## flow/config.mk

```make
export PLATFORM = sky130hd
export DESIGN_NAME = ws2812_top
export DESIGN_NICKNAME = ws2812_top
export VERILOG_FILES = /design/flow/design.v
export SDC_FILE = /design/flow/constraint.sdc
export NUM_CORES = 4
export LEC_CHECK = 0
export ABC_AREA = 1
export CAP_MARGIN = 25
export CELL_PAD_IN_SITES_DETAIL_PLACEMENT = 1
export CORE_MARGIN = 2
export CORE_UTILIZATION = 45
export CTS_CLUSTER_DIAMETER = 290
export GPL_TIMING_DRIVEN = 0
export PLACE_DENSITY = 0.6
export SLEW_MARGIN = 20
```

## flow/constraint.sdc

```tcl
create_clock -name core_clock -period 9.57 [get_ports {clk}]
set_input_delay 1.9140 -clock core_clock [delete_from_list [all_inputs] [get_ports {clk}]]
set_output_delay 1.9140 -clock core_clock [all_outputs]
set_load 0.01 [all_outputs]
```

## flow/design.v

```verilog
module bit_fifo #(parameter DEPTH = 768) (
	input clk,
	input reset,
	input din,
	input wr_en,
	input rd_en,
	output reg q,
	output empty,
	output full
);
	localparam AW = $clog2(DEPTH);
	localparam CW = $clog2(DEPTH+1);
	reg mem [0:DEPTH-1];
	reg [AW-1:0] wr_ptr;
	reg [AW-1:0] rd_ptr;
	reg [CW-1:0] count;
	wire do_wr = wr_en & ~full;
	wire do_rd = rd_en & ~empty;
	assign empty = (count == 0);
	assign full = (count == DEPTH);
	always @(posedge clk) begin
		if (do_wr)
			mem[wr_ptr] <= din;
	end
	always @(posedge clk) begin
		if (reset) begin
			wr_ptr <= 0;
			rd_ptr <= 0;
			count <= 0;
			q <= 0;
		end else begin
			if (do_wr)
				wr_ptr <= (wr_ptr == DEPTH-1) ? {AW{1'b0}} : wr_ptr + 1'b1;
			if (do_rd) begin
				q <= mem[rd_ptr];
				rd_ptr <= (rd_ptr == DEPTH-1) ? {AW{1'b0}} : rd_ptr + 1'b1;
			end
			if (do_wr & ~do_rd)
				count <= count + 1'b1;
			else if (do_rd & ~do_wr)
				count <= count - 1'b1;
		end
	end
endmodule
module ledDriver(input clk, input reset, output reg led, input data, input lastBit, input start, output finish, output reg read);
	reg running;
	reg resCounting;
	reg[4:0] count;
	always @(posedge clk) begin
		if (reset || ~running) begin
			count<=0;
		end else begin
			if (count!=24) begin
				count <= count + 1;
			end else begin
			 count <=0;
			end
		end
	end
  reg firstbit;
	always @(posedge clk) begin
	  if (reset) begin
	    running <= 0;
	    firstbit <= 1;	   
		read <= 0;
		resCounting <= 0;
	  end else begin
	    if (~running & start) begin
	      running <= 1;
	      firstbit <= 1;
	    end else if (running) begin
	      firstbit<=0;
	      if (lastBit && count==24) begin
	        running <= 0;
	        resCounting <= 1;	 
			read <= 0;
	      end else if (count==0 && ~firstbit) begin
			read <= 1;
	      end else read <= 0;
	    end else if (resCounting && finish) begin
	      resCounting <= 0;
	    end
	  end
	end
	always @(posedge clk) begin
		if (reset || ~running) begin
			led <= 0;
		end else begin
			if (count==0) begin
				led <= 1;
			end else if ( (count==8 && ~data) || (count==16 && data)) begin
				led<=0;
			end
		end
	end
	reg [10:0] resCounter;
	always @(posedge clk) begin
	  if (reset || ~resCounting) begin
	    resCounter<=0;
	  end else begin
	    resCounter <= resCounter+1;
	  end
	end
	assign finish = resCounter==11'h7FF;
endmodule
module ws2812_top(input clk, input reset, input spi_valid, input spi_data, output led);
	parameter NUM_LEDS = 32;
	localparam NUM_BITS = NUM_LEDS*24;
	reg switch;
	wire q1,q2;
	reg[12:0] writeCount;
	wire read;	
	wire write ;		   	   
	wire empty1, empty2;
	reg justSwitched;
	bit_fifo #(.DEPTH(NUM_BITS)) fifo1(
		.clk(clk),
		.reset(reset),
		.din(spi_data),
		.wr_en(spi_valid & ~switch & write),
		.rd_en(read & switch),
		.q(q1),
		.empty(empty1),
		.full()
	);	   
	bit_fifo #(.DEPTH(NUM_BITS)) fifo2(
		.clk(clk),
		.reset(reset),
		.din(spi_data),
		.wr_en(spi_valid & switch & write),
		.rd_en(read & ~switch),
		.q(q2),
		.empty(empty2),
		.full()
	);		  
	wire readData;
	assign readData = switch ? q1 : q2;
	wire empty;
	assign empty = switch ? empty1 : empty2;
	wire ledFinished;  
	wire readDriver;
	assign read = readDriver | justSwitched;
	ledDriver ledDriver_inst(
		.clk(clk),
		.reset(reset),
		.led(led),
		.data(readData),   
		.lastBit(empty),
		.start(justSwitched),
		.finish(ledFinished),
		.read(readDriver)				  
	);
	reg ledRealFinished;
	reg firstRun;
	always @(posedge clk) begin
		if (reset) begin
			firstRun <= 1;		 
			ledRealFinished <= 1;
		end else begin
			if (justSwitched) begin
				firstRun <= 0;				
			end
			if (ledFinished)
				ledRealFinished <= 1;
			else if (justSwitched)
				ledRealFinished <= 0;
		end
	end
	reg spiFinished;
	reg seenSwitch;
	assign write = ~spiFinished | (seenSwitch!=switch);	
	wire spiRealFinished;
	assign spiRealFinished = spiFinished & (seenSwitch==switch);
	always @(posedge clk) begin
		if (reset) begin 
			writeCount <= 0;
			spiFinished <= 0;
			seenSwitch <= 0;
		end else if (spi_valid) begin
			if (writeCount==NUM_BITS-1) begin   
				if (seenSwitch!=switch) begin
					writeCount <= 1;  
					spiFinished <= 0;
				end else begin
					spiFinished <= 1;
				end
			end else begin
				writeCount <= writeCount + 1;
				spiFinished <= 0;		 
				seenSwitch <= switch;
			end
		end
	end			 
	always @(posedge clk) begin
		if (reset) begin
			switch <= 0;			  
			justSwitched <= 0;
		end else begin	
			if ((firstRun | ledRealFinished) & spiRealFinished) begin
				switch <= ~switch;
				justSwitched <= 1;
			end else
				justSwitched <= 0;
		end
	end	
endmodule
```

## flow/run.sh

```bash
#!/bin/bash
# the make line also repeats each setting of config.mk as NAME=value (left out here)
make -C /OpenROAD-flow-scripts/flow DESIGN_CONFIG=/design/flow/config.mk WORK_HOME=/design/flow/orfs CLKGATE_MAP_FILE= finish
```

==> results.py, run 1 <==
# Physical implementation metrics
metrics = {
    "grt": {
        "grt_pass1_vias": 65300,
        "grt.overflow.total": 0,
        "antenna_found_initial": 25,
        "grt_max_degree": 229,
        "grt_usage_pct": 39.6,
        "grt_pass1_wl_um": 473000,
    },
    "critical_path": {
        "slowest_stage": "clkdlybuf4s50_1",
        "path_delay_family": "buffers and inverters",
        "crit_end": "fifo2.count[8]",
        "crit_top_cell": "nand2_1",
        "cp_max_fo": 10,
        "ff2ff_path_depth": 20,
        "crit_start": "spi_valid",
        "rrSetupSlack_ns": 5.42,
        "critPathKind": "in -> reg",
        "path_cells": "clkdlybuf4s50_1, nand3_1, inv_1, nand2_1, buf_6, inv_2, ha_1, inv_1, ha_1, nand2_1, o21ai_0, nand2_1, nand2_1, a21oi_1, o21ai_0, a21oi_1, xnor2_1, o21ai_0, inv_1",
        "crit_cells": 19,
        "worstSetupStartpointType": "primary input",
        "timing.rr.end": "fifo1.count[9]",
        "cp-end-kind": "flop",
        "crit_required_ns": 10.33,
        "cp.arrival_ns": 5.44,
        "r2r_start": "fifo1.count[1]",
        "cpPeakStageDelay_ns": 0.64,
        "path_buffers": 6,
    },
    "pwr": {
        "powerDensity_nw_per_um2": 183,
        "ir_worst_vdd_mv": 0.184,
        "clockPowerShare_pct": 44.5,
        "powerSeq_mw": 7.86,
        "p_leak_nw": 29.1,
        "largestPowerGroup": "sequential cells",
        "pg_comb_mw": 0.721,
        "internal-power_mw": 11.8,
        "power_frac_seq_pct": 50.8,
        "finalPower_mw": 15.5,
        "powerClk_mw": 6.88,
        "power.switching_mw": 3.68,
        "switching_share_pct": 23.8,
        "p_comb_share_pct": 4.7,
    },
    "die": {
        "die_h_um": 413,
        "ioPinCount": 5,
        "fp-row-count": 150,
        "die-area_um2": 170000,
        "fp-utilization_pct": 45.1,
        "fp.dieW_um": 413,
        "core-area_um2": 167000,
    },
    "status": {
        "outcome": "finished clean",
    },
    "synthesis": {
        "ys_area_um2": 75200,
        "edf_count": 1536,
        "syn-mean-instance-area_um2": 9.48,
        "ys_ff": 1638,
        "yosysMostFrequentCell": "nor2_1",
        "synth.area.top_cells": "edfxtp_1, nor2_1, nand2_1, nand3_1, o21ai_0",
        "ys_async_sr_fraction_pct": 0,
        "ys.flop_type": "edfxtp_1",
        "ys_top_cells_by_count": "nor2_1, edfxtp_1, nand2_1, nand3_1, o21ai_0",
        "ys_sh_xor_pct": 0.290,
        "ys_seq_share_pct": 64.1,
        "yosys.area_share.simple_pct": 24.6,
        "logic_family": "simple AND/OR/NAND/NOR gates",
        "syn-num-nets": 7970,
        "top_cell_area_share_pct": 61.3,
        "largest_area_cell": "edfxtp_1",
        "ys_sh_adder_pct": 0.586,
        "syn-instance-count": 7932,
        "netlist_area_um2": 75200,
        "yosysWarnings": 3,
        "ys_sh_mux_pct": 0.0266,
        "ys_cells": 7932,
        "synth_cell_types": 58,
        "ys_sh_aoi_pct": 5.05,
    },
    "routing": {
        "drt_iter0_markers": 10700,
        "viasPerCell": 6.28,
        "first_pass_iters": 6,
        "drc": 0,
        "route.detailed.wl_per_inst_um": 32.5,
        "drt_wl_total_um": 342000,
        "antenna_left": 0,
        "vias": 66200,
    },
    "final_timing": {
        "period_used_pct": 48.9,
        "period_needed_ns": 4.68,
        "hold_slack_ns": 0.456,
        "finalHoldViolCount": 0,
        "report.final.slew_viol_count": 0,
        "finClkSkew_ns": 0.0346,
        "max_freq_mhz": 214,
        "setup_viol": 0,
        "setup_tns_ns": 0,
        "slew_headroom_pct": 14.1,
        "grt_setup_unrepaired": "no",
        "worst_pin_slew_ns": 1.28,
    },
    "cts": {
        "cts_hold_buf": 0,
        "htree_levels": 4,
        "cts_resized": 0,
        "clock-root-buffer": "clkbuf_16",
        "clockBufferDepth": 3,
        "path_clk_slew_ns": 0.06,
        "post_cts_buffers": 0,
        "clock_latency_ns": 0.88,
        "cts_tree": "built",
        "clock_sinks": 1638,
        "cts_made_buffers": 179,
    },
    "finish": {
        "postLayoutCoreUtil_pct": 50.6,
        "n_fill_cell": 18900,
        "final_nets": 8193,
        "syn_to_final_growth_pct": 12.1,
    },
    "job": {
        "maxCapViolCount": 0,
        "warnings": 59,
    },
    "min_path": {
        "min_to": "ledDriver_inst.resCounter[0]",
        "hold_depth": 1,
        "min-delay-start": "ledDriver_inst.resCounter[0]",
        "min_path_type": "reg -> reg",
    },
    "placement": {
        "portBuffers": 3,
        "hpwlAfterDp_um": 225000,
        "place_congestion": 1.07,
    },
}
==> stage by stage <==
step	area (um2)	worst slack [ns]	std cells
after detailed placement	78500	4.02	10200
after global routing	84300	4.50	10500
after floorplan	75200	5.34	7932
after global placement	78000	-32.77	10100
final	84300	4.89	10500
after CTS	84100	4.91	10500
==> routing by layer <==
layer | vias up | global-route usage [%] | share of wire [%]
li1 | 26800 | - | -
met1 | 32400 | 45.8 | 33
met2 | 5239 | 60.7 | 44
met3 | 1652 | 10.9 | 12
met4 | 18 | 34.3 | 10
met5 | - | 0 | 0.048
==> area by class of cell <==
class / count / area [um2] / area share [%]
flip-flops and latches: 1638 / 48200 / 57.1
clock buffers: 234 / 4790 / 5.68
inverters: 325 / 1230 / 1.46
well taps: 2204 / 2760 / 3.27
multi-input cells: 5355 / 23000 / 27.3
diodes: 24 / 60.1 / 0.0712
clock inverters: 93 / 807 / 0.957
plain buffers: 614 / 2850 / 3.39
repair buffers: 42 / 647 / 0.767
==> inputs of run 2 (changes only) <==
- ABC_AREA: 1 -> not set
- CAP_MARGIN: 25 -> 20
- CELL_PAD_IN_SITES_DETAIL_PLACEMENT: 1 -> not set
- CELL_PAD_IN_SITES_GLOBAL_PLACEMENT: not set -> 3
- CORE_MARGIN: 2 -> 6
- CORE_UTILIZATION: 45 -> 69
- CTS_CLUSTER_DIAMETER: 290 -> 230
- GPL_ROUTABILITY_DRIVEN: not set -> 0
- MAX_ROUTING_LAYER: not set -> met4
- MIN_ROUTING_LAYER: not set -> met2
- PLACE_DENSITY: 0.6 -> not set
- PLACE_DENSITY_LB_ADDON: not set -> 0.01
- TNS_END_PERCENT: not set -> 10
- clock period: 9.57 -> 14.5 ns (I/O delays scaled with it)
==> results.py, run 2 <==
# Metrics from the implementation run
metrics = {
    "status": {
        "outcome": "aborted with a tool error",
        "haltStage": "global placement without I/O",
        "error": "[ERROR FLW-0024] Place density exceeds 1.0 (current PLACE_DENSITY_LB_ADDON =  0.01). Please check if the value of  PLACE_DENSITY_LB_ADDON is between 0 and 0.99.",
    },
    "synthesis": {
        "syn-num-nets": 5219,
        "largest_area_cell": "edfxtp_1",
        "ys_sh_adder_pct": 0.616,
        "ys_sh_mux_pct": 13.3,
        "syn-instance-count": 5181,
        "logic_family": "multiplexers",
        "ys_sh_xor_pct": 0.674,
        "synth_cell_types": 70,
        "ys_sh_aoi_pct": 3.08,
        "yosysWarnings": 3,
        "ys_top_cells_by_count": "nor2_1, edfxtp_1, clkbuf_1, mux4_2, nand2_1",
        "top_cell_area_share_pct": 64.6,
        "syn-mean-instance-area_um2": 13.8,
        "ys_ff": 1638,
        "yosysMostFrequentCell": "nor2_1",
        "netlist_area_um2": 71500,
        "ys_seq_share_pct": 67.4,
        "ys_async_sr_fraction_pct": 0,
        "ys.flop_type": "edfxtp_1",
        "ys_cells": 5181,
        "synth.area.top_cells": "edfxtp_1, mux4_2, nor2_1, dfxtp_1, mux2i_1",
        "ys_area_um2": 71500,
        "yosys.area_share.simple_pct": 11.9,
        "edf_count": 1536,
    },
    "die": {
        "die_h_um": 334,
        "fp-utilization_pct": 69.9,
        "fp-row-count": 117,
        "fp.dieW_um": 334,
        "core-area_um2": 102000,
        "die-area_um2": 111000,
    },
}
==> inputs of run 3 (changes only) <==
- CELL_PAD_IN_SITES_GLOBAL_PLACEMENT: 3 -> not set
- CORE_MARGIN: 6 -> 2
- CORE_UTILIZATION: 69 -> 71
- CTS_CLUSTER_DIAMETER: 230 -> not set
- GPL_ROUTABILITY_DRIVEN: 0 -> 1
- GPL_TIMING_DRIVEN: 0 -> not set
- MAX_ROUTING_LAYER: met4 -> not set
- MIN_ROUTING_LAYER: met2 -> not set
- PLACE_DENSITY_LB_ADDON: 0.01 -> 0.0
- SETUP_SLACK_MARGIN: not set -> 0.92
- TNS_END_PERCENT: 10 -> not set
- clock period: 14.5 -> 7.51 ns (I/O delays scaled with it)
==> results.py, run 3 <==
# Physical implementation metrics
metrics = {
    "final_timing": {
        "setup_viol": 0,
        "grt_setup_unrepaired": "no",
        "finalHoldViolCount": 0,
        "period_needed_ns": 5.15,
        "period_used_pct": 68.6,
        "setup_slack_ns": 2.36,
        "report.final.slew_viol_count": 0,
        "max_freq_mhz": 194,
        "finClkSkew_ns": 0.0266,
        "slew_headroom_pct": 22.8,
        "worst_pin_slew_ns": 1.16,
        "setup_tns_ns": 0,
    },
    "finish": {
        "syn_to_final_growth_pct": 8.38,
        "mi_logic_area_um2": 21200,
        "final_nets": 5054,
        "regArea_um2": 48200,
        "fin_area_um2": 77400,
        "n_fill_cell": 5925,
        "postLayoutCoreUtil_pct": 77.4,
    },
    "pwr": {
        "powerClk_mw": 7.85,
        "power_frac_seq_pct": 55.3,
        "p_comb_share_pct": 1.3,
        "clockPowerShare_pct": 43.4,
        "pg_comb_mw": 0.240,
        "p_leak_nw": 22.7,
        "switching_share_pct": 19.7,
        "largestPowerGroup": "sequential cells",
        "power.switching_mw": 3.56,
        "powerSeq_mw": 10.0,
        "powerDensity_nw_per_um2": 233,
        "ir_worst_vdd_mv": 0.235,
        "internal-power_mw": 14.5,
    },
    "grt": {
        "grt_max_degree": 282,
        "grt.overflow.total": 0,
        "antenna_found_initial": 1,
        "grt_usage_pct": 34.7,
        "grt_pass1_wl_um": 261000,
        "grt_pass1_vias": 42000,
    },
    "cts": {
        "clock-root-buffer": "clkbuf_16",
        "clock_sinks": 1638,
        "cts_tree": "built",
        "cts_made_buffers": 160,
        "clock_latency_ns": 0.78,
        "htree_levels": 4,
        "cts_hold_buf": 0,
        "clockBufferDepth": 3,
        "post_cts_buffers": 0,
        "path_clk_slew_ns": 0.06,
        "cts_resized": 0,
    },
    "die": {
        "fp.dieW_um": 321,
        "die-area_um2": 103000,
        "fp-row-count": 116,
        "die_h_um": 321,
        "core-area_um2": 100000,
        "fp-utilization_pct": 71.5,
        "ioPinCount": 5,
    },
    "critical_path": {
        "crit_top_cell": "o21ai_0",
        "cp.arrival_ns": 5.84,
        "path_delay_family": "AND-OR/OR-AND gates",
        "ff2ff_path_depth": 17,
        "path_buffers": 2,
        "r2r_start": "fifo1.count[0]",
        "worstSetupStartpointType": "primary input",
        "crit_required_ns": 8.20,
        "path_cells": "clkdlybuf4s50_1, o21ai_0, nor3_2, ha_1, inv_1, ha_1, nor2b_1, o21ai_0, a21boi_0, o21ai_0, a21boi_0, o21a_1, o21ai_0, or3b_2, a21oi_1",
        "cp_max_fo": 10,
        "rrSetupSlack_ns": 2.82,
        "crit_end": "fifo1.count[8]",
        "critPathKind": "in -> reg",
        "cp-end-kind": "flop",
        "crit_start": "spi_valid",
        "cpPeakStageDelay_ns": 0.66,
        "slowest_stage": "clkdlybuf4s50_1",
        "timing.rr.end": "fifo1.count[8]",
        "crit_cells": 15,
    },
    "min_path": {
        "min_path_type": "reg -> reg",
        "min_to": "ledDriver_inst.resCounter[0]",
        "hold_depth": 1,
        "min-delay-start": "ledDriver_inst.resCounter[0]",
    },
    "synthesis": {
        "synth.area.top_cells": "edfxtp_1, mux4_2, nor2_1, dfxtp_1, mux2i_1",
        "ys_async_sr_fraction_pct": 0,
        "top_cell_area_share_pct": 64.6,
        "ys_seq_share_pct": 67.4,
        "synth_cell_types": 70,
        "logic_family": "multiplexers",
        "ys_sh_aoi_pct": 3.08,
        "ys_ff": 1638,
        "yosysWarnings": 3,
        "edf_count": 1536,
        "ys_cells": 5181,
        "yosysMostFrequentCell": "nor2_1",
        "ys_area_um2": 71500,
        "ys_sh_adder_pct": 0.616,
        "syn-instance-count": 5181,
        "yosys.area_share.simple_pct": 11.9,
        "largest_area_cell": "edfxtp_1",
        "syn-num-nets": 5219,
        "syn-mean-instance-area_um2": 13.8,
        "ys_top_cells_by_count": "nor2_1, edfxtp_1, clkbuf_1, mux4_2, nand2_1",
        "ys.flop_type": "edfxtp_1",
        "netlist_area_um2": 71500,
        "ys_sh_xor_pct": 0.674,
        "ys_sh_mux_pct": 13.3,
    },
    "placement": {
        "placed_area_um2": 72300,
        "place_congestion": 0.864,
        "dp_slack_ns": 1.63,
        "portBuffers": 4,
        "hpwlAfterDp_um": 97700,
    },
    "routing": {
        "viasPerCell": 6.78,
        "antenna_left": 0,
        "vias": 43700,
        "drt_iter0_markers": 7135,
        "drc": 0,
        "drt_wl_total_um": 176000,
        "route.detailed.wl_per_inst_um": 27.3,
        "first_pass_iters": 7,
        "antenna_cells": 0,
    },
    "job": {
        "warnings": 50,
        "maxCapViolCount": 0,
    },
    "status": {
        "outcome": "finished clean",
    },
}
run 3: per-layer routing:
metal	GRT usage [%]	share of wire [%]
met2	51.9	46
met1	51.5	38
met4	11.0	3.1
met5	0	0.0068
met3	8.53	13
run 3: final cells by class:
| class | count | share of cell area (%) |
|---|---|---|
| sequential | 1638 | 62.2 |
| multi-input combinational | 3051 | 27.4 |
| clock buffer | 212 | 5.63 |
| tap | 1298 | 2.10 |
| timing repair buffer | 128 | 1.53 |
| clock inverter | 84 | 0.926 |
| inverter | 37 | 0.179 |
run 3: per-stage QoR:
step / hold WS, ns / cells / power [mW]
after floorplan: 0.418 / 5181 / 10.3
after global placement: 0.430 / 6145 / 10.4
after detailed placement: 0.438 / 6152 / 10.4
after CTS: 0.450 / 6448 / 18.1
after global routing: 0.475 / 6448 / 18.5
final: 0.452 / 6448 / 18.1
==> inputs of run 4 (changes only) <==
- CELL_PAD_IN_SITES_GLOBAL_PLACEMENT: not set -> 1
- CORE_UTILIZATION: 71 -> 54
- PLACE_DENSITY: not set -> 0.41
- PLACE_DENSITY_LB_ADDON: 0.0 -> not set
- SETUP_SLACK_MARGIN: 0.92 -> 0.72
- SLEW_MARGIN: 20 -> 15
- TNS_END_PERCENT: not set -> 35
- clock period: 7.51 -> 9.42 ns (I/O delays scaled with it)
==> results.py, run 4 <==
# Physical implementation metrics
metrics = {
    "grt": {
        "grt_pass1_vias": 41100,
        "grt_usage_pct": 27.6,
        "grt_pass1_wl_um": 274000,
        "grt_max_degree": 273,
        "antenna_found_initial": 7,
        "grt.overflow.total": 0,
    },
    "pwr": {
        "internal-power_mw": 11.8,
        "power.switching_mw": 2.92,
        "largestPowerGroup": "sequential cells",
        "powerSeq_mw": 7.97,
        "pg_comb_mw": 0.195,
        "clockPowerShare_pct": 44.5,
        "p_leak_nw": 23.0,
        "p_comb_share_pct": 1.3,
        "powerDensity_nw_per_um2": 188,
        "switching_share_pct": 19.9,
        "powerClk_mw": 6.56,
        "power_frac_seq_pct": 54.1,
        "ir_worst_vdd_mv": 0.173,
    },
    "cts": {
        "cts_tree": "built",
        "cts_resized": 0,
        "path_clk_slew_ns": 0.06,
        "clock_latency_ns": 0.79,
        "clockBufferDepth": 3,
        "clock-root-buffer": "clkbuf_16",
        "cts_hold_buf": 0,
        "cts_made_buffers": 173,
        "post_cts_buffers": 0,
        "clock_sinks": 1638,
        "htree_levels": 4,
    },
    "synthesis": {
        "ys_seq_share_pct": 67.4,
        "ys_area_um2": 71500,
        "yosys.area_share.simple_pct": 11.9,
        "ys_top_cells_by_count": "nor2_1, edfxtp_1, clkbuf_1, mux4_2, nand2_1",
        "ys_ff": 1638,
        "netlist_area_um2": 71500,
        "top_cell_area_share_pct": 64.6,
        "syn-instance-count": 5181,
        "ys_async_sr_fraction_pct": 0,
        "ys_sh_xor_pct": 0.674,
        "edf_count": 1536,
        "yosysMostFrequentCell": "nor2_1",
        "syn-num-nets": 5219,
        "synth.area.top_cells": "edfxtp_1, mux4_2, nor2_1, dfxtp_1, mux2i_1",
        "ys_cells": 5181,
        "ys_sh_mux_pct": 13.3,
        "synth_cell_types": 70,
        "ys.flop_type": "edfxtp_1",
        "ys_sh_adder_pct": 0.616,
        "largest_area_cell": "edfxtp_1",
        "yosysWarnings": 3,
        "ys_sh_aoi_pct": 3.08,
        "syn-mean-instance-area_um2": 13.8,
        "logic_family": "multiplexers",
    },
    "critical_path": {
        "path_delay_family": "AND-OR/OR-AND gates",
        "ff2ff_path_depth": 15,
        "crit_top_cell": "o21ai_0",
        "critPathKind": "in -> reg",
        "crit_end": "fifo2.count[8]",
        "r2r_start": "switch",
        "path_buffers": 2,
        "rrSetupSlack_ns": 4.56,
        "crit_required_ns": 10.12,
        "cpPeakStageDelay_ns": 0.71,
        "slowest_stage": "nor2_1",
        "cp_max_fo": 9,
        "timing.rr.end": "fifo2.count[8]",
        "cp-end-kind": "flop",
        "crit_start": "spi_valid",
        "worstSetupStartpointType": "primary input",
        "cp.arrival_ns": 6.43,
        "path_cells": "clkdlybuf4s50_1, o21ai_0, nor2_1, ha_1, inv_1, ha_1, nor2b_1, o21ai_0, a21boi_0, o21ai_0, a21boi_0, o21a_1, o21ai_0, or3b_2, a21oi_1",
        "crit_cells": 15,
    },
    "final_timing": {
        "slew_headroom_pct": 17.5,
        "period_used_pct": 60.9,
        "finalHoldViolCount": 0,
        "max_freq_mhz": 174,
        "hold_slack_ns": 0.457,
        "setup_tns_ns": 0,
        "worst_pin_slew_ns": 1.23,
        "finClkSkew_ns": 0.0236,
        "setup_viol": 0,
        "period_needed_ns": 5.73,
        "report.final.slew_viol_count": 0,
        "grt_setup_unrepaired": "no",
    },
    "die": {
        "die_h_um": 368,
        "fp.dieW_um": 368,
        "fp-row-count": 133,
        "die-area_um2": 135000,
        "fp-utilization_pct": 54.4,
        "core-area_um2": 131000,
        "ioPinCount": 5,
    },
    "placement": {
        "portBuffers": 4,
        "hpwlAfterDp_um": 105000,
        "place_congestion": 0.830,
        "dp.cells": 6636,
    },
    "finish": {
        "syn_to_final_growth_pct": 9.85,
        "final_cells": 6959,
        "final_nets": 5100,
    },
    "routing": {
        "first_pass_iters": 6,
        "drc": 0,
        "antenna_left": 0,
        "drt_iter0_markers": 5261,
        "vias": 42700,
        "viasPerCell": 6.14,
        "route.detailed.wl_per_inst_um": 26.7,
        "drt_wl_total_um": 186000,
    },
    "job": {
        "maxCapViolCount": 0,
        "warnings": 64,
    },
    "min_path": {
        "min-delay-start": "ledDriver_inst.resCounter[0]",
        "hold_depth": 1,
        "min_to": "ledDriver_inst.resCounter[0]",
        "min_path_type": "reg -> reg",
    },
    "status": {
        "outcome": "finished clean",
    },
}
## run 4: layout make-up
| type | instances | area, um2 |
|---|---|---|
| fill | 10500 | 53000 |
| clock buffer | 233 | 4720 |
| multi-input combinational | 3051 | 21200 |
| inverter | 37 | 139 |
| timing repair buffer | 161 | 1420 |
| tap | 1755 | 2200 |
| antenna | 3 | 7.51 |
| sequential | 1638 | 48200 |
| clock inverter | 81 | 668 |
## run 4: per-layer routing
layer  wire [um]  vias up  track usage, %
met3       16200      233            5.83
met4        3400        4            6.17
met2       83600     1541            40.7
met1       82800    22300            42.5
li1            -    18600               -
met5          22        -               0
## run 4: metrics by stage
stage	instance area (um2)	worst slack (ns)	power, mW	util (%)
3_3_place_gp	72900	2.90	8.31	55.5
3_5_place_dp	73000	2.87	8.32	55.5
4_1_cts	78400	3.70	14.8	59.6
6_report	78500	3.69	14.7	59.7
5_1_grt	78500	3.37	15.1	59.7
2_1_floorplan	71500	4.25	8.19	-
==> inputs of run 5 (changes only) <==
- ABC_AREA: not set -> 1
- CAP_MARGIN: 20 -> 30
- CELL_PAD_IN_SITES_GLOBAL_PLACEMENT: 1 -> not set
- CORE_ASPECT_RATIO: not set -> 1.32
- CORE_UTILIZATION: 54 -> 72
- CTS_CLUSTER_DIAMETER: not set -> 353
- CTS_CLUSTER_SIZE: not set -> 10
- GPL_ROUTABILITY_DRIVEN: 1 -> not set
- HOLD_SLACK_MARGIN: not set -> 0.29
- PLACE_DENSITY: 0.41 -> not set
- PLACE_DENSITY_LB_ADDON: not set -> 0.2
- SETUP_SLACK_MARGIN: 0.72 -> 2.98
- SLEW_MARGIN: 15 -> 30
- TNS_END_PERCENT: 35 -> not set
- clock period: 9.42 -> 10.2 ns (I/O delays scaled with it)
==> results.py, run 5 <==
# Physical implementation metrics
metrics = {
    "synthesis": {
        "top_cell_area_share_pct": 61.3,
        "ys_sh_aoi_pct": 5.05,
        "ys_sh_adder_pct": 0.586,
        "synth_cell_types": 58,
        "ys_seq_share_pct": 64.1,
        "ys.flop_type": "edfxtp_1",
        "logic_family": "simple AND/OR/NAND/NOR gates",
        "syn-instance-count": 7932,
        "ys_top_cells_by_count": "nor2_1, edfxtp_1, nand2_1, nand3_1, o21ai_0",
        "netlist_area_um2": 75200,
        "yosysMostFrequentCell": "nor2_1",
        "ys_async_sr_fraction_pct": 0,
        "edf_count": 1536,
        "ys_ff": 1638,
        "syn-num-nets": 7970,
        "syn-mean-instance-area_um2": 9.48,
        "ys_sh_mux_pct": 0.0266,
        "ys_sh_xor_pct": 0.290,
        "ys_cells": 7932,
        "synth.area.top_cells": "edfxtp_1, nor2_1, nand2_1, nand3_1, o21ai_0",
        "largest_area_cell": "edfxtp_1",
        "ys_area_um2": 75200,
        "yosys.area_share.simple_pct": 24.6,
        "yosysWarnings": 3,
    },
    "pwr": {
        "powerSeq_mw": 7.38,
        "clockPowerShare_pct": 42.5,
        "largestPowerGroup": "sequential cells",
        "powerClk_mw": 5.82,
        "ir_worst_vdd_mv": 0.169,
        "p_leak_nw": 27.6,
        "power_frac_seq_pct": 53.9,
        "pg_comb_mw": 0.496,
        "switching_share_pct": 20.9,
        "powerDensity_nw_per_um2": 170,
        "p_comb_share_pct": 3.6,
        "power.switching_mw": 2.86,
        "internal-power_mw": 10.8,
    },
    "grt": {
        "grt_pass1_wl_um": 299000,
        "grt.overflow.total": 0,
        "grt_pass1_vias": 54900,
        "antenna_found_initial": 0,
        "grt_max_degree": 271,
        "gr-usage-met3_pct": 5.60,
        "globalRoute.busiestLayer": "met2",
        "grt_usage_pct": 36.6,
        "met2_usage_pct": 63.5,
        "met1_usage_pct": 41.4,
    },
    "critical_path": {
        "path_delay_family": "buffers and inverters",
        "ff2ff_path_depth": 15,
        "crit_end": "fifo2.count[7]",
        "timing.rr.end": "fifo1.q",
        "r2r_start": "fifo1.rd_ptr[0]",
        "cp-end-kind": "flop",
        "cp_max_fo": 11,
        "worstSetupStartpointType": "primary input",
        "critPathKind": "in -> reg",
        "rrSetupSlack_ns": 5.87,
        "slowest_stage": "nand2_1",
        "cpPeakStageDelay_ns": 0.63,
        "crit_cells": 16,
        "crit_required_ns": 10.88,
        "path_cells": "clkdlybuf4s50_1, nand3_1, inv_1, nand2_1, inv_2, ha_1, inv_1, ha_1, a21o_1, a31oi_1, o21ai_0, a21oi_1, o21ai_0, xor2_1, o21ai_0, inv_1",
        "cp.arrival_ns": 5.71,
        "crit_start": "spi_valid",
        "path_buffers": 5,
    },
    "finish": {
        "syn_to_final_growth_pct": 7.14,
        "final_nets": 7686,
        "postLayoutCoreUtil_pct": 77.6,
        "mi_logic_area_um2": 23000,
        "n_fill_cell": 6721,
        "regArea_um2": 48200,
    },
    "die": {
        "ioPinCount": 5,
        "fp.dieW_um": 285,
        "die-area_um2": 107000,
        "die_h_um": 375,
        "core-area_um2": 104000,
        "fp-utilization_pct": 72.4,
        "fp-row-count": 136,
    },
    "routing": {
        "first_pass_iters": 9,
        "antenna_cells": 0,
        "vias": 56400,
        "route.detailed.wl_per_inst_um": 21.6,
        "viasPerCell": 6.20,
        "antenna_left": 0,
        "drt_wl_total_um": 197000,
        "drc": 0,
        "drt_iter0_markers": 6995,
    },
    "cts": {
        "clock_sinks": 1638,
        "cts_resized": 0,
        "post_cts_buffers": 0,
        "cts_hold_buf": 0,
        "clock-root-buffer": "clkbuf_16",
        "path_clk_slew_ns": 0.05,
        "cts_made_buffers": 181,
        "cts_tree": "built",
        "clockBufferDepth": 3,
        "htree_levels": 4,
        "clock_latency_ns": 0.80,
    },
    "final_timing": {
        "slew_headroom_pct": 29.7,
        "period_needed_ns": 5.03,
        "report.final.slew_viol_count": 0,
        "setup_viol": 0,
        "finClkSkew_ns": 0.0239,
        "grt_setup_unrepaired": "no",
        "setup_slack_ns": 5.17,
        "period_used_pct": 49.3,
        "worst_pin_slew_ns": 1.05,
        "finalHoldViolCount": 0,
        "max_freq_mhz": 199,
        "setup_tns_ns": 0,
    },
    "min_path": {
        "min_to": "ledDriver_inst.firstbit",
        "hold_depth": 1,
        "min-delay-start": "ledDriver_inst.running",
        "min_path_type": "reg -> reg",
    },
    "job": {
        "warnings": 66,
        "maxCapViolCount": 0,
    },
    "placement": {
        "dp_slack_ns": 4.36,
        "portBuffers": 4,
        "place_congestion": 0.919,
        "hpwlAfterDp_um": 107000,
    },
    "status": {
        "outcome": "finished clean",
    },
}
## run 5: layout make-up
| type | count | share of cell area [%] |
|---|---|---|
| multi-input cells | 5355 | 28.6 |
| flip-flops and latches | 1638 | 59.8 |
| clock buffers | 256 | 6.21 |
| clock inverters | 7 | 0.126 |
| inverters | 325 | 1.56 |
| repair buffers | 147 | 1.60 |
| well taps | 1380 | 2.14 |
## run 5: per-layer routing
metal  wire, um  part of all wire (%)
met5          0                     0
met4      15200                   7.7
met3      19200                   9.7
met2      98700                    50
met1      64000                    32
## run 5: metrics by stage
stage	cells	power (mW)	hold WS [ns]	instance area [um2]
after floorplan	7932	7.82	0.418	75200
after global placement	8842	7.99	0.428	75400
after detailed placement	8843	8.00	0.441	75400
after CTS	9106	13.7	0.448	80500
after global routing	9108	14.0	0.485	80600
final	9108	13.7	0.446	80600
==> inputs of run 6 (changes only) <==
- CAP_MARGIN: 30 -> 20
- CORE_ASPECT_RATIO: 1.32 -> not set
- CORE_UTILIZATION: 72 -> 58
- CTS_CLUSTER_DIAMETER: 353 -> not set
- CTS_CLUSTER_SIZE: 10 -> not set
- HOLD_SLACK_MARGIN: 0.29 -> not set
- PLACE_DENSITY: not set -> 0.6
- PLACE_DENSITY_LB_ADDON: 0.2 -> not set
- SETUP_SLACK_MARGIN: 2.98 -> not set
- SLEW_MARGIN: 30 -> 20
- clock period: 10.2 -> 16.1 ns (I/O delays scaled with it)
==> results.py, run 6 <==
# Physical implementation metrics
metrics = {
    "synthesis": {
        "ys_cells": 7932,
        "logic_family": "simple AND/OR/NAND/NOR gates",
        "largest_area_cell": "edfxtp_1",
        "syn-num-nets": 7970,
        "syn-instance-count": 7932,
        "ys_sh_adder_pct": 0.586,
        "ys_ff": 1638,
        "ys_sh_aoi_pct": 5.05,
        "netlist_area_um2": 75200,
        "ys_sh_xor_pct": 0.290,
        "edf_count": 1536,
        "synth_cell_types": 58,
        "ys_sh_mux_pct": 0.0266,
        "syn-mean-instance-area_um2": 9.48,
        "synth.area.top_cells": "edfxtp_1, nor2_1, nand2_1, nand3_1, o21ai_0",
        "ys_async_sr_fraction_pct": 0,
        "ys.flop_type": "edfxtp_1",
        "top_cell_area_share_pct": 61.3,
        "yosysMostFrequentCell": "nor2_1",
        "yosys.area_share.simple_pct": 24.6,
        "ys_area_um2": 75200,
        "yosysWarnings": 3,
        "ys_top_cells_by_count": "nor2_1, edfxtp_1, nand2_1, nand3_1, o21ai_0",
        "ys_seq_share_pct": 64.1,
    },
    "critical_path": {
        "timing.rr.end": "fifo2.q",
        "crit_start": "spi_valid",
        "crit_required_ns": 16.78,
        "worstSetupStartpointType": "primary input",
        "rrSetupSlack_ns": 11.78,
        "path_cells": "clkdlybuf4s50_1, nand3_1, inv_1, nand2_1, inv_2, ha_1, inv_1, ha_1, a21o_1, a31oi_1, o21ai_0, a21oi_1, o21ai_0, xor2_1, o21ai_0, inv_1",
        "path_buffers": 5,
        "critPathKind": "in -> reg",
        "cpPeakStageDelay_ns": 0.63,
        "crit_end": "fifo2.count[7]",
        "cp_max_fo": 11,
        "ff2ff_path_depth": 16,
        "cp.arrival_ns": 6.99,
        "r2r_start": "fifo2.rd_ptr[0]",
        "cp-end-kind": "flop",
        "path_delay_family": "buffers and inverters",
        "slowest_stage": "nand2_1",
        "crit_cells": 16,
    },
    "cts": {
        "cts_made_buffers": 170,
        "clock-root-buffer": "clkbuf_16",
        "clockBufferDepth": 3,
        "htree_levels": 4,
        "clock_latency_ns": 0.81,
        "cts_hold_buf": 0,
        "path_clk_slew_ns": 0.06,
        "cts_tree": "built",
        "cts_resized": 0,
        "post_cts_buffers": 0,
        "clock_sinks": 1638,
    },
    "pwr": {
        "switching_share_pct": 21.4,
        "largestPowerGroup": "sequential cells",
        "powerClk_mw": 3.71,
        "p_leak_nw": 27.7,
        "clockPowerShare_pct": 42.6,
        "powerSeq_mw": 4.68,
        "internal-power_mw": 6.84,
        "p_comb_share_pct": 3.6,
        "pg_comb_mw": 0.317,
        "powerDensity_nw_per_um2": 107,
        "ir_worst_vdd_mv": 0.112,
        "power_frac_seq_pct": 53.7,
        "power.switching_mw": 1.87,
    },
    "routing": {
        "antenna_cells": 0,
        "drt_wl_total_um": 204000,
        "vias": 54700,
        "first_pass_iters": 6,
        "viasPerCell": 5.73,
        "drt_iter0_markers": 5645,
        "drc": 0,
        "antenna_left": 0,
        "route.detailed.wl_per_inst_um": 21.4,
    },
    "final_timing": {
        "report.final.slew_viol_count": 0,
        "worst_pin_slew_ns": 1.45,
        "setup_tns_ns": 0,
        "max_freq_mhz": 158,
        "period_used_pct": 39.2,
        "slew_headroom_pct": 3.46,
        "hold_slack_ns": 0.445,
        "setup_slack_ns": 9.78,
        "setup_viol": 0,
        "grt_setup_unrepaired": "no",
        "finalHoldViolCount": 0,
        "period_needed_ns": 6.32,
        "finClkSkew_ns": 0.0260,
    },
    "finish": {
        "n_fill_cell": 11000,
        "final_cells": 9533,
        "fin_area_um2": 81100,
        "final_nets": 7689,
        "syn_to_final_growth_pct": 7.80,
    },
    "die": {
        "die_h_um": 364,
        "core-area_um2": 129000,
        "fp-row-count": 132,
        "die-area_um2": 133000,
        "ioPinCount": 5,
        "fp-utilization_pct": 58.2,
        "fp.dieW_um": 364,
    },
    "placement": {
        "dp.cells": 9220,
        "dp_slack_ns": 8.98,
        "placed_area_um2": 75900,
        "portBuffers": 4,
        "hpwlAfterDp_um": 110000,
        "place_congestion": 0.862,
    },
    "job": {
        "maxCapViolCount": 0,
        "warnings": 61,
    },
    "grt": {
        "grt_pass1_vias": 51700,
        "grt_max_degree": 285,
        "grt_usage_pct": 30.8,
        "grt_pass1_wl_um": 309000,
        "antenna_found_initial": 1,
        "grt.overflow.total": 0,
    },
    "min_path": {
        "min-delay-start": "ledDriver_inst.resCounter[0]",
        "hold_depth": 1,
        "min_path_type": "reg -> reg",
        "min_to": "ledDriver_inst.resCounter[0]",
    },
    "status": {
        "outcome": "finished clean",
    },
}
-- run 6: layout make-up --
class | count | area, um2 | share of cell area (%)
multi-input combinational | 5355 | 23000 | 28.4
clock inverter | 66 | 404 | 0.499
clock buffer | 246 | 4760 | 5.87
tap | 1742 | 2180 | 2.69
timing repair buffer | 161 | 1290 | 1.59
sequential | 1638 | 48200 | 59.4
inverter | 325 | 1250 | 1.55
-- run 6: metal layers --
layer	part of all wire [%]	routed length [um]	global-route usage [%]	vias up
met1	39	80300	38.7	26700
met5	0	0	0	-
met3	5.7	11700	3.75	388
li1	-	-	-	25800
met2	51	103000	53.9	1773
met4	4.0	8220	12.9	0
-- run 6: stage by stage --
step	power, mW	utilization (%)
detailed placement	5.08	58.7
global route	8.95	62.8
floorplan	4.95	-
global placement	5.08	58.7
CTS	8.75	62.7
finish	8.71	62.8
==> inputs of run 7 (changes only) <==
- CAP_MARGIN: 20 -> 40
- CORE_UTILIZATION: 58 -> 72
- CTS_CLUSTER_DIAMETER: not set -> 353
- CTS_CLUSTER_SIZE: not set -> 10
- PLACE_DENSITY: 0.6 -> not set
- PLACE_DENSITY_LB_ADDON: not set -> 0.2
- SETUP_SLACK_MARGIN: not set -> 2.98
- clock period: 16.1 -> 10.2 ns (I/O delays scaled with it)
==> results.py, run 7 <==
# Physical implementation metrics
metrics = {
    "critical_path": {
        "cp.arrival_ns": 5.43,
        "timing.rr.end": "fifo1.q",
        "cp_max_fo": 9,
        "worstSetupStartpointType": "primary input",
        "crit_end": "fifo1.count[9]",
        "critPathKind": "in -> reg",
        "path_cells": "clkdlybuf4s50_1, nand3_1, inv_2, nand2_4, inv_6, ha_1, inv_1, ha_1, a21oi_1, nand2_1, a21boi_0, o21ai_0, a21oi_1, nor2_1, nor2_1, xor2_1, nand2_1, a21oi_1",
        "crit_start": "spi_valid",
        "ff2ff_path_depth": 14,
        "crit_required_ns": 10.93,
        "path_buffers": 4,
        "crit_cells": 18,
        "cpPeakStageDelay_ns": 0.62,
        "crit_top_cell": "a21oi_1",
        "path_delay_family": "buffers and inverters",
        "rrSetupSlack_ns": 6.02,
        "cp-end-kind": "flop",
        "r2r_start": "fifo1.rd_ptr[0]",
        "slowest_stage": "clkdlybuf4s50_1",
    },
    "placement": {
        "hpwlAfterDp_um": 106000,
        "dp.cells": 8851,
        "portBuffers": 4,
        "placed_area_um2": 75800,
        "dp_slack_ns": 4.30,
        "place_congestion": 0.937,
    },
    "synthesis": {
        "ys_sh_aoi_pct": 5.05,
        "ys.flop_type": "edfxtp_1",
        "yosys.area_share.simple_pct": 24.6,
        "ys_async_sr_fraction_pct": 0,
        "ys_area_um2": 75200,
        "ys_ff": 1638,
        "synth_cell_types": 58,
        "syn-num-nets": 7970,
        "syn-instance-count": 7932,
        "ys_sh_adder_pct": 0.586,
        "ys_top_cells_by_count": "nor2_1, edfxtp_1, nand2_1, nand3_1, o21ai_0",
        "top_cell_area_share_pct": 61.3,
        "logic_family": "simple AND/OR/NAND/NOR gates",
        "ys_cells": 7932,
        "ys_sh_xor_pct": 0.290,
        "yosysWarnings": 3,
        "netlist_area_um2": 75200,
        "syn-mean-instance-area_um2": 9.48,
        "largest_area_cell": "edfxtp_1",
        "yosysMostFrequentCell": "nor2_1",
        "synth.area.top_cells": "edfxtp_1, nor2_1, nand2_1, nand3_1, o21ai_0",
        "ys_seq_share_pct": 64.1,
        "ys_sh_mux_pct": 0.0266,
        "edf_count": 1536,
    },
    "final_timing": {
        "period_used_pct": 46.1,
        "worst_pin_slew_ns": 1.27,
        "grt_setup_unrepaired": "no",
        "setup_tns_ns": 0,
        "period_needed_ns": 4.71,
        "report.final.slew_viol_count": 0,
        "max_freq_mhz": 212,
        "finalHoldViolCount": 0,
        "slew_headroom_pct": 15.6,
        "setup_slack_ns": 5.49,
        "setup_viol": 0,
        "finClkSkew_ns": 0.0335,
    },
    "pwr": {
        "pg_comb_mw": 0.504,
        "p_comb_share_pct": 3.7,
        "ir_worst_vdd_mv": 0.205,
        "power_frac_seq_pct": 53.8,
        "powerDensity_nw_per_um2": 169,
        "internal-power_mw": 10.8,
        "p_leak_nw": 27.9,
        "largestPowerGroup": "sequential cells",
        "powerSeq_mw": 7.38,
        "finalPower_mw": 13.7,
        "switching_share_pct": 21.1,
        "clockPowerShare_pct": 42.5,
        "power.switching_mw": 2.90,
        "powerClk_mw": 5.83,
    },
    "die": {
        "fp-utilization_pct": 72.7,
        "die_h_um": 327,
        "fp-row-count": 118,
        "core-area_um2": 103000,
        "fp.dieW_um": 327,
        "die-area_um2": 107000,
        "ioPinCount": 5,
    },
    "cts": {
        "cts_tree": "built",
        "cts_hold_buf": 0,
        "path_clk_slew_ns": 0.06,
        "clock_sinks": 1638,
        "clock-root-buffer": "clkbuf_16",
        "clockBufferDepth": 3,
        "clock_latency_ns": 0.81,
        "htree_levels": 4,
        "post_cts_buffers": 0,
        "cts_resized": 0,
        "cts_made_buffers": 181,
    },
    "min_path": {
        "min_path_type": "reg -> reg",
        "hold_depth": 1,
        "min-delay-start": "ledDriver_inst.resCounter[0]",
        "min_to": "ledDriver_inst.resCounter[0]",
    },
    "job": {
        "warnings": 72,
        "maxCapViolCount": 0,
    },
    "grt": {
        "grt_pass1_wl_um": 299000,
        "grt_pass1_vias": 55200,
        "grt_usage_pct": 36.4,
        "grt_max_degree": 297,
        "grt.overflow.total": 0,
        "antenna_found_initial": 4,
    },
    "routing": {
        "drt_iter0_markers": 9204,
        "viasPerCell": 6.29,
        "vias": 57500,
        "route.detailed.wl_per_inst_um": 21.5,
        "antenna_left": 0,
        "first_pass_iters": 7,
        "drc": 0,
        "drt_wl_total_um": 196000,
    },
    "finish": {
        "syn_to_final_growth_pct": 7.86,
        "final_nets": 7702,
        "final_cells": 9146,
        "fin_area_um2": 81100,
    },
    "status": {
        "outcome": "finished clean",
    },
}
## run 7: per-stage QoR
step                hold slack (ns)  utilization, %
floorplan                     0.418               -
global placement              0.427            72.6
detailed placement            0.438            73.3
CTS                           0.450            78.2
global route                  0.465            78.4
finish                        0.451            78.4
## run 7: final cells by class
type	instances	area [um2]
Sequential cell	1638	48200
Multi-Input combinational cell	5355	23000
Fill cell	6382	22400
Clock buffer	275	4980
Timing Repair Buffer	163	1840
Tap cell	1380	1730
Inverter	325	1250
Clock inverter	9	116
Antenna cell	1	2.50
## run 7: layer usage
| metal | global-route usage [%] | part of all wire, % | routed length [um] |
|---|---|---|---|
| met5 | 0.577 | 0.055 | 109 |
| met4 | 17.2 | 4.4 | 8600 |
| met1 | 48.2 | 35 | 68200 |
| met3 | 8.91 | 14 | 27800 |
| met2 | 57.3 | 47 | 91700 |
==> inputs of run 8 (changes only) <==
- ABC_AREA: 1 -> not set
- CAP_MARGIN: 40 -> 25
- CELL_PAD_IN_SITES_DETAIL_PLACEMENT: not set -> 1
- CORE_UTILIZATION: 72 -> 45
- CTS_CLUSTER_DIAMETER: 353 -> 290
- CTS_CLUSTER_SIZE: 10 -> not set
- PLACE_DENSITY: not set -> 0.6
- PLACE_DENSITY_LB_ADDON: 0.2 -> not set
- SETUP_SLACK_MARGIN: 2.98 -> not set
- clock period: 10.2 -> 48.9 ns (I/O delays scaled with it)
==> results.py, run 8 <==
# Physical implementation metrics
metrics = {
    "finish": {
        "final_nets": 5103,
        "syn_to_final_growth_pct": 10.6,
        "n_fill_cell": 15400,
    },
    "critical_path": {
        "cp_max_fo": 10,
        "cpPeakStageDelay_ns": 0.76,
        "timing.rr.end": "fifo1.count[8]",
        "crit_required_ns": 49.66,
        "r2r_start": "switch",
        "ff2ff_path_depth": 15,
        "crit_cells": 15,
        "cp-end-kind": "flop",
        "critPathKind": "in -> reg",
        "crit_top_cell": "o21ai_0",
        "slowest_stage": "nor3_2",
        "crit_start": "spi_valid",
        "rrSetupSlack_ns": 44.01,
        "worstSetupStartpointType": "primary input",
        "cp.arrival_ns": 14.30,
        "crit_end": "fifo1.count[8]",
        "path_buffers": 2,
        "path_delay_family": "AND-OR/OR-AND gates",
        "path_cells": "clkdlybuf4s50_1, o21ai_0, nor3_2, ha_1, inv_1, ha_1, nor2b_1, o21ai_0, a21boi_0, o21ai_0, a21boi_0, o21a_1, o21ai_0, or3b_2, a21oi_1",
    },
    "grt": {
        "grt.overflow.total": 0,
        "grt_max_degree": 276,
        "grt_pass1_wl_um": 293000,
        "grt_pass1_vias": 45200,
        "grt_usage_pct": 24.2,
        "antenna_found_initial": 2,
    },
    "die": {
        "core-area_um2": 158000,
        "die_h_um": 402,
        "die-area_um2": 162000,
        "fp-utilization_pct": 45.2,
        "fp-row-count": 146,
        "ioPinCount": 5,
        "fp.dieW_um": 402,
    },
    "synthesis": {
        "ys_ff": 1638,
        "ys_area_um2": 71500,
        "largest_area_cell": "edfxtp_1",
        "syn-instance-count": 5181,
        "ys_sh_mux_pct": 13.3,
        "ys_sh_aoi_pct": 3.08,
        "ys_sh_xor_pct": 0.674,
        "yosysWarnings": 3,
        "syn-num-nets": 5219,
        "ys_seq_share_pct": 67.4,
        "yosys.area_share.simple_pct": 11.9,
        "edf_count": 1536,
        "ys_top_cells_by_count": "nor2_1, edfxtp_1, clkbuf_1, mux4_2, nand2_1",
        "logic_family": "multiplexers",
        "top_cell_area_share_pct": 64.6,
        "netlist_area_um2": 71500,
        "synth.area.top_cells": "edfxtp_1, mux4_2, nor2_1, dfxtp_1, mux2i_1",
        "ys_cells": 5181,
        "synth_cell_types": 70,
        "yosysMostFrequentCell": "nor2_1",
        "ys_sh_adder_pct": 0.616,
        "ys_async_sr_fraction_pct": 0,
        "syn-mean-instance-area_um2": 13.8,
        "ys.flop_type": "edfxtp_1",
    },
    "routing": {
        "drc": 0,
        "drt_iter0_markers": 4908,
        "antenna_cells": 0,
        "antenna_left": 0,
        "vias": 43300,
        "first_pass_iters": 5,
        "route.detailed.wl_per_inst_um": 27.1,
        "viasPerCell": 5.95,
        "drt_wl_total_um": 197000,
    },
    "final_timing": {
        "max_freq_mhz": 73.8,
        "period_used_pct": 27.7,
        "report.final.slew_viol_count": 0,
        "period_needed_ns": 13.54,
        "setup_tns_ns": 0,
        "worst_pin_slew_ns": 1.18,
        "finClkSkew_ns": 0.0436,
        "slew_headroom_pct": 21.1,
        "finalHoldViolCount": 0,
        "setup_viol": 0,
        "grt_setup_unrepaired": "no",
    },
    "job": {
        "maxCapViolCount": 0,
        "warnings": 48,
    },
    "pwr": {
        "powerDensity_nw_per_um2": 36.1,
        "power_frac_seq_pct": 53.8,
        "power.switching_mw": 0.605,
        "switching_share_pct": 21.2,
        "p_comb_share_pct": 1.4,
        "pg_comb_mw": 0.0394,
        "powerSeq_mw": 1.54,
        "p_leak_nw": 23.0,
        "clockPowerShare_pct": 44.9,
        "internal-power_mw": 2.25,
        "powerClk_mw": 1.28,
        "finalPower_mw": 2.86,
        "ir_worst_vdd_mv": 0.0426,
        "largestPowerGroup": "sequential cells",
    },
    "placement": {
        "hpwlAfterDp_um": 114000,
        "place_congestion": 0.843,
        "portBuffers": 4,
    },
    "cts": {
        "clock-root-buffer": "clkbuf_16",
        "htree_levels": 4,
        "cts_hold_buf": 0,
        "cts_made_buffers": 174,
        "path_clk_slew_ns": 0.06,
        "clock_latency_ns": 0.84,
        "post_cts_buffers": 0,
        "cts_tree": "built",
        "clock_sinks": 1638,
        "clockBufferDepth": 3,
        "cts_resized": 0,
    },
    "min_path": {
        "min-delay-start": "ledDriver_inst.resCounter[0]",
        "min_to": "ledDriver_inst.resCounter[0]",
        "hold_depth": 1,
        "min_path_type": "reg -> reg",
    },
    "status": {
        "outcome": "finished clean",
    },
}
[run 8: cell type report]
cell class / count / area, um2 / share of cell area [%]
flip-flops and latches: 1638 / 48200 / 61.0
repair buffers: 163 / 1460 / 1.85
inverters: 37 / 139 / 0.176
multi-input cells: 3051 / 21200 / 26.8
clock inverters: 93 / 876 / 1.11
clock buffers: 226 / 4640 / 5.87
well taps: 2072 / 2590 / 3.28
[run 8: per-layer routing]
layer / vias up / share of wire, % / GRT usage [%]
met5: - / 0.0035 / 0
met4: 2 / 3.3 / 8.67
met3: 354 / 7.1 / 3.36
met2: 1621 / 49 / 40.4
met1: 22700 / 40 / 32.7
li1: 18600 / - / -
[run 8: metrics by stage]
| stage | instance area, um2 | utilization, % | hold slack (ns) | std cells | worst slack [ns] |
|---|---|---|---|---|---|
| finish | 79100 | 50.0 | 0.454 | 7280 | 35.36 |
| global placement | 73200 | 46.3 | 0.427 | 6947 | 34.61 |
| CTS | 79000 | 50.0 | 0.453 | 7278 | 35.42 |
| global route | 79100 | 50.0 | 0.467 | 7280 | 35.06 |
| floorplan | 71500 | - | 0.418 | 5181 | 35.84 |
| detailed placement | 73500 | 46.5 | 0.441 | 6959 | 34.53 |
==> inputs of run 9 (changes only) <==
- CAP_MARGIN: 25 -> 20
- CELL_PAD_IN_SITES_DETAIL_PLACEMENT: 1 -> not set
- CTS_CLUSTER_DIAMETER: 290 -> not set
- SETUP_SLACK_MARGIN: not set -> 1.96
- clock period: 48.9 -> 13.5 ns (I/O delays scaled with it)
==> results.py, run 9 <==
# Physical implementation metrics
metrics = {
    "status": {
        "outcome": "finished clean",
    },
    "pwr": {
        "switching_share_pct": 20.4,
        "clockPowerShare_pct": 44.7,
        "power.switching_mw": 2.10,
        "powerClk_mw": 4.60,
        "p_comb_share_pct": 1.3,
        "powerSeq_mw": 5.56,
        "pg_comb_mw": 0.137,
        "largestPowerGroup": "sequential cells",
        "internal-power_mw": 8.19,
        "p_leak_nw": 22.9,
        "power_frac_seq_pct": 54.0,
        "ir_worst_vdd_mv": 0.131,
        "powerDensity_nw_per_um2": 131,
    },
    "synthesis": {
        "logic_family": "multiplexers",
        "ys_top_cells_by_count": "nor2_1, edfxtp_1, clkbuf_1, mux4_2, nand2_1",
        "ys_cells": 5181,
        "largest_area_cell": "edfxtp_1",
        "ys_sh_mux_pct": 13.3,
        "ys_sh_xor_pct": 0.674,
        "ys.flop_type": "edfxtp_1",
        "yosysWarnings": 3,
        "syn-instance-count": 5181,
        "yosysMostFrequentCell": "nor2_1",
        "ys_sh_adder_pct": 0.616,
        "edf_count": 1536,
        "ys_async_sr_fraction_pct": 0,
        "netlist_area_um2": 71500,
        "yosys.area_share.simple_pct": 11.9,
        "ys_seq_share_pct": 67.4,
        "ys_ff": 1638,
        "syn-num-nets": 5219,
        "synth.area.top_cells": "edfxtp_1, mux4_2, nor2_1, dfxtp_1, mux2i_1",
        "syn-mean-instance-area_um2": 13.8,
        "synth_cell_types": 70,
        "top_cell_area_share_pct": 64.6,
        "ys_area_um2": 71500,
        "ys_sh_aoi_pct": 3.08,
    },
    "job": {
        "warnings": 54,
        "maxCapViolCount": 0,
    },
    "final_timing": {
        "worst_pin_slew_ns": 1.13,
        "grt_setup_unrepaired": "no",
        "finClkSkew_ns": 0.0525,
        "report.final.slew_viol_count": 0,
        "period_used_pct": 47.5,
        "setup_viol": 0,
        "slew_headroom_pct": 24.4,
        "max_freq_mhz": 156,
        "finalHoldViolCount": 0,
        "period_needed_ns": 6.41,
        "setup_tns_ns": 0,
    },
    "grt": {
        "antenna_found_initial": 2,
        "grt.overflow.total": 0,
        "grt_usage_pct": 22.3,
        "grt_pass1_vias": 41600,
        "grt_pass1_wl_um": 271000,
        "grt_max_degree": 273,
    },
    "die": {
        "ioPinCount": 5,
        "die_h_um": 402,
        "fp-row-count": 146,
        "die-area_um2": 162000,
        "fp-utilization_pct": 45.2,
        "fp.dieW_um": 402,
        "core-area_um2": 158000,
    },
    "critical_path": {
        "ff2ff_path_depth": 10,
        "timing.rr.end": "fifo2.q",
        "path_buffers": 2,
        "cpPeakStageDelay_ns": 0.69,
        "crit_required_ns": 14.22,
        "cp.arrival_ns": 7.13,
        "path_cells": "clkdlybuf4s50_1, o21ai_0, nor3_2, ha_1, inv_1, ha_1, nor2b_1, o21ai_0, a21boi_0, o21ai_0, a21boi_0, o21a_1, o21ai_0, or3b_2, a21oi_1",
        "crit_start": "spi_valid",
        "r2r_start": "fifo2.rd_ptr[0]",
        "slowest_stage": "nor3_2",
        "cp_max_fo": 10,
        "critPathKind": "in -> reg",
        "worstSetupStartpointType": "primary input",
        "rrSetupSlack_ns": 8.34,
        "path_delay_family": "AND-OR/OR-AND gates",
        "crit_top_cell": "o21ai_0",
        "crit_cells": 15,
        "crit_end": "fifo1.count[8]",
        "cp-end-kind": "flop",
    },
    "routing": {
        "antenna_left": 0,
        "antenna_cells": 0,
        "first_pass_iters": 6,
        "viasPerCell": 5.85,
        "vias": 42500,
        "drt_iter0_markers": 5041,
        "drc": 0,
        "route.detailed.wl_per_inst_um": 25.0,
        "drt_wl_total_um": 182000,
    },
    "finish": {
        "mi_logic_area_um2": 21200,
        "final_nets": 5095,
        "regArea_um2": 48200,
        "n_fill_cell": 13600,
        "fin_area_um2": 78800,
        "syn_to_final_growth_pct": 10.3,
    },
    "placement": {
        "place_congestion": 0.844,
        "portBuffers": 4,
        "hpwlAfterDp_um": 104000,
        "placed_area_um2": 73300,
    },
    "cts": {
        "clock_latency_ns": 0.80,
        "cts_resized": 0,
        "cts_hold_buf": 0,
        "cts_tree": "built",
        "clockBufferDepth": 3,
        "clock_sinks": 1638,
        "htree_levels": 4,
        "post_cts_buffers": 0,
        "path_clk_slew_ns": 0.06,
        "cts_made_buffers": 173,
        "clock-root-buffer": "clkbuf_16",
    },
    "min_path": {
        "min-delay-start": "ledDriver_inst.resCounter[0]",
        "min_path_type": "reg -> reg",
        "min_to": "ledDriver_inst.resCounter[0]",
        "hold_depth": 1,
    },
}
[run 9: per-stage QoR]
stage	instances	hold slack, ns	util [%]	setup slack, ns	power [mW]
floorplan	5181	0.418	-	7.52	5.72
global placement	6950	0.427	46.4	6.29	5.80
detailed placement	6953	0.436	46.4	6.23	5.81
CTS	7267	0.451	49.9	7.09	10.4
global route	7268	0.484	49.9	6.78	10.6
finish	7268	0.451	49.9	7.09	10.3
[run 9: per-layer routing]
metal,routed length [um],share of wire (%),track usage (%)
met1,77000,42,31.6
met2,86000,47,35.6
met3,12800,7.1,3.61
met4,5710,3.1,6.98
met5,13,0.0072,0
[run 9: final cells by class]
type / count / share of cell area, %
sequential: 1638 / 61.1
multi-input combinational: 3051 / 26.8
clock buffer: 234 / 5.98
tap: 2072 / 3.29
timing repair buffer: 156 / 1.62
clock inverter: 80 / 0.970
inverter: 37 / 0.176
==> inputs of run 10 (changes only) <==
- ABC_AREA: not set -> 1
- CORE_UTILIZATION: 45 -> 68
- CTS_CLUSTER_DIAMETER: not set -> 360
- GPL_ROUTABILITY_DRIVEN: not set -> 0
- HOLD_SLACK_MARGIN: not set -> 0.29
- SETUP_SLACK_MARGIN: 1.96 -> -1.35
- clock period: 13.5 -> 13.1 ns (I/O delays scaled with it)
==> results.py, run 10 <==
# Physical implementation metrics
metrics = {
    "status": {
        "outcome": "finished with violations",
        "violatedChecks": "antenna rules",
    },
    "die": {
        "die_h_um": 337,
        "fp-utilization_pct": 68.8,
        "core-area_um2": 109000,
        "fp-row-count": 121,
        "fp.dieW_um": 337,
        "ioPinCount": 5,
        "die-area_um2": 113000,
    },
    "pwr": {
        "finalPower_mw": 10.7,
        "internal-power_mw": 8.49,
        "switching_share_pct": 20.8,
        "power.switching_mw": 2.24,
        "powerSeq_mw": 5.75,
        "p_leak_nw": 27.7,
        "pg_comb_mw": 0.384,
        "powerDensity_nw_per_um2": 133,
        "largestPowerGroup": "sequential cells",
        "power_frac_seq_pct": 53.6,
        "ir_worst_vdd_mv": 0.135,
        "powerClk_mw": 4.59,
        "clockPowerShare_pct": 42.8,
        "p_comb_share_pct": 3.6,
    },
    "min_path": {
        "min-delay-start": "ledDriver_inst.running",
        "min_path_type": "reg -> reg",
        "hold_depth": 1,
        "min_to": "ledDriver_inst.firstbit",
    },
    "job": {
        "maxCapViolCount": 0,
        "warnings": 119,
    },
    "cts": {
        "cts_resized": 0,
        "clock_latency_ns": 0.77,
        "clockBufferDepth": 3,
        "cts_tree": "built",
        "post_cts_buffers": 0,
        "htree_levels": 4,
        "cts_made_buffers": 166,
        "clock-root-buffer": "clkbuf_16",
        "path_clk_slew_ns": 0.06,
        "clock_sinks": 1638,
        "cts_hold_buf": 0,
    },
    "synthesis": {
        "netlist_area_um2": 75200,
        "ys_cells": 7932,
        "ys_area_um2": 75200,
        "ys_ff": 1638,
        "edf_count": 1536,
        "yosys.area_share.simple_pct": 24.6,
        "ys_sh_aoi_pct": 5.05,
        "yosysWarnings": 3,
        "top_cell_area_share_pct": 61.3,
        "ys_sh_adder_pct": 0.586,
        "ys.flop_type": "edfxtp_1",
        "ys_sh_xor_pct": 0.290,
        "syn-mean-instance-area_um2": 9.48,
        "syn-instance-count": 7932,
        "ys_seq_share_pct": 64.1,
        "syn-num-nets": 7970,
        "synth.area.top_cells": "edfxtp_1, nor2_1, nand2_1, nand3_1, o21ai_0",
        "ys_async_sr_fraction_pct": 0,
        "ys_sh_mux_pct": 0.0266,
        "logic_family": "simple AND/OR/NAND/NOR gates",
        "ys_top_cells_by_count": "nor2_1, edfxtp_1, nand2_1, nand3_1, o21ai_0",
        "synth_cell_types": 58,
        "yosysMostFrequentCell": "nor2_1",
        "largest_area_cell": "edfxtp_1",
    },
    "critical_path": {
        "ff2ff_path_depth": 15,
        "worstSetupStartpointType": "primary input",
        "crit_required_ns": 13.75,
        "rrSetupSlack_ns": 8.46,
        "cp.arrival_ns": 6.64,
        "slowest_stage": "clkdlybuf4s50_1",
        "crit_end": "fifo2.count[8]",
        "critPathKind": "in -> reg",
        "path_delay_family": "buffers and inverters",
        "crit_start": "spi_valid",
        "cpPeakStageDelay_ns": 0.66,
        "cp_max_fo": 11,
        "crit_cells": 18,
        "timing.rr.end": "fifo2.q",
        "r2r_start": "fifo2.rd_ptr[0]",
        "path_buffers": 5,
        "path_cells": "clkdlybuf4s50_1, nand3_1, inv_1, nand2_1, inv_2, ha_1, inv_1, ha_1, a21oi_1, o21ai_0, nand2_1, nand2_1, a21oi_1, o21ai_0, a21oi_1, xnor2_1, o21ai_0, inv_1",
        "cp-end-kind": "flop",
    },
    "final_timing": {
        "period_used_pct": 45.7,
        "setup_tns_ns": 0,
        "max_freq_mhz": 167,
        "finClkSkew_ns": 0.0198,
        "report.final.slew_viol_count": 0,
        "setup_viol": 0,
        "setup_slack_ns": 7.12,
        "worst_pin_slew_ns": 1.15,
        "finalHoldViolCount": 0,
        "grt_setup_unrepaired": "no",
        "period_needed_ns": 5.98,
        "slew_headroom_pct": 23.3,
        "hold_slack_ns": 0.450,
    },
    "finish": {
        "fin_area_um2": 80800,
        "regArea_um2": 48200,
        "mi_logic_area_um2": 23000,
        "final_nets": 7679,
        "syn_to_final_growth_pct": 7.39,
        "n_fill_cell": 8121,
    },
    "grt": {
        "grt_pass1_vias": 52900,
        "grt_max_degree": 277,
        "antenna_found_initial": 0,
        "grt_usage_pct": 34.8,
        "grt_pass1_wl_um": 299000,
        "grt.overflow.total": 0,
    },
    "routing": {
        "drc": 0,
        "drt_wl_total_um": 196000,
        "vias": 55400,
        "antenna_left": 1,
        "route.detailed.wl_per_inst_um": 21.2,
        "drt_iter0_markers": 6348,
        "viasPerCell": 5.99,
        "first_pass_iters": 6,
    },
    "placement": {
        "dp_slack_ns": 6.40,
        "portBuffers": 4,
        "hpwlAfterDp_um": 106000,
        "placed_area_um2": 75500,
    },
}
## run 10: per-stage QoR
step	instances	utilization, %
final	9258	73.9
after global routing	9253	73.9
after CTS	9252	73.9
after detailed placement	8948	69.1
after global placement	8948	69.1
after floorplan	7932	-
## run 10: cell type report
class                      count  area share (%)
antenna                        5          0.0155
multi-input combinational   5355            28.5
inverter                     325            1.55
timing repair buffer         155            1.52
tap                         1476            2.29
clock buffer                 224            5.77
clock inverter                80           0.713
sequential                  1638            59.7
## run 10: metal layers
layer,vias up,global-route usage [%],part of all wire (%)
met3,518,4.19,7.7
met5,-,0,0
met2,2459,59.3,49
met4,0,19.5,6.0
li1,25800,-,-
met1,26700,43.5,37
Power is estimated from default activity; no workload was simulated.
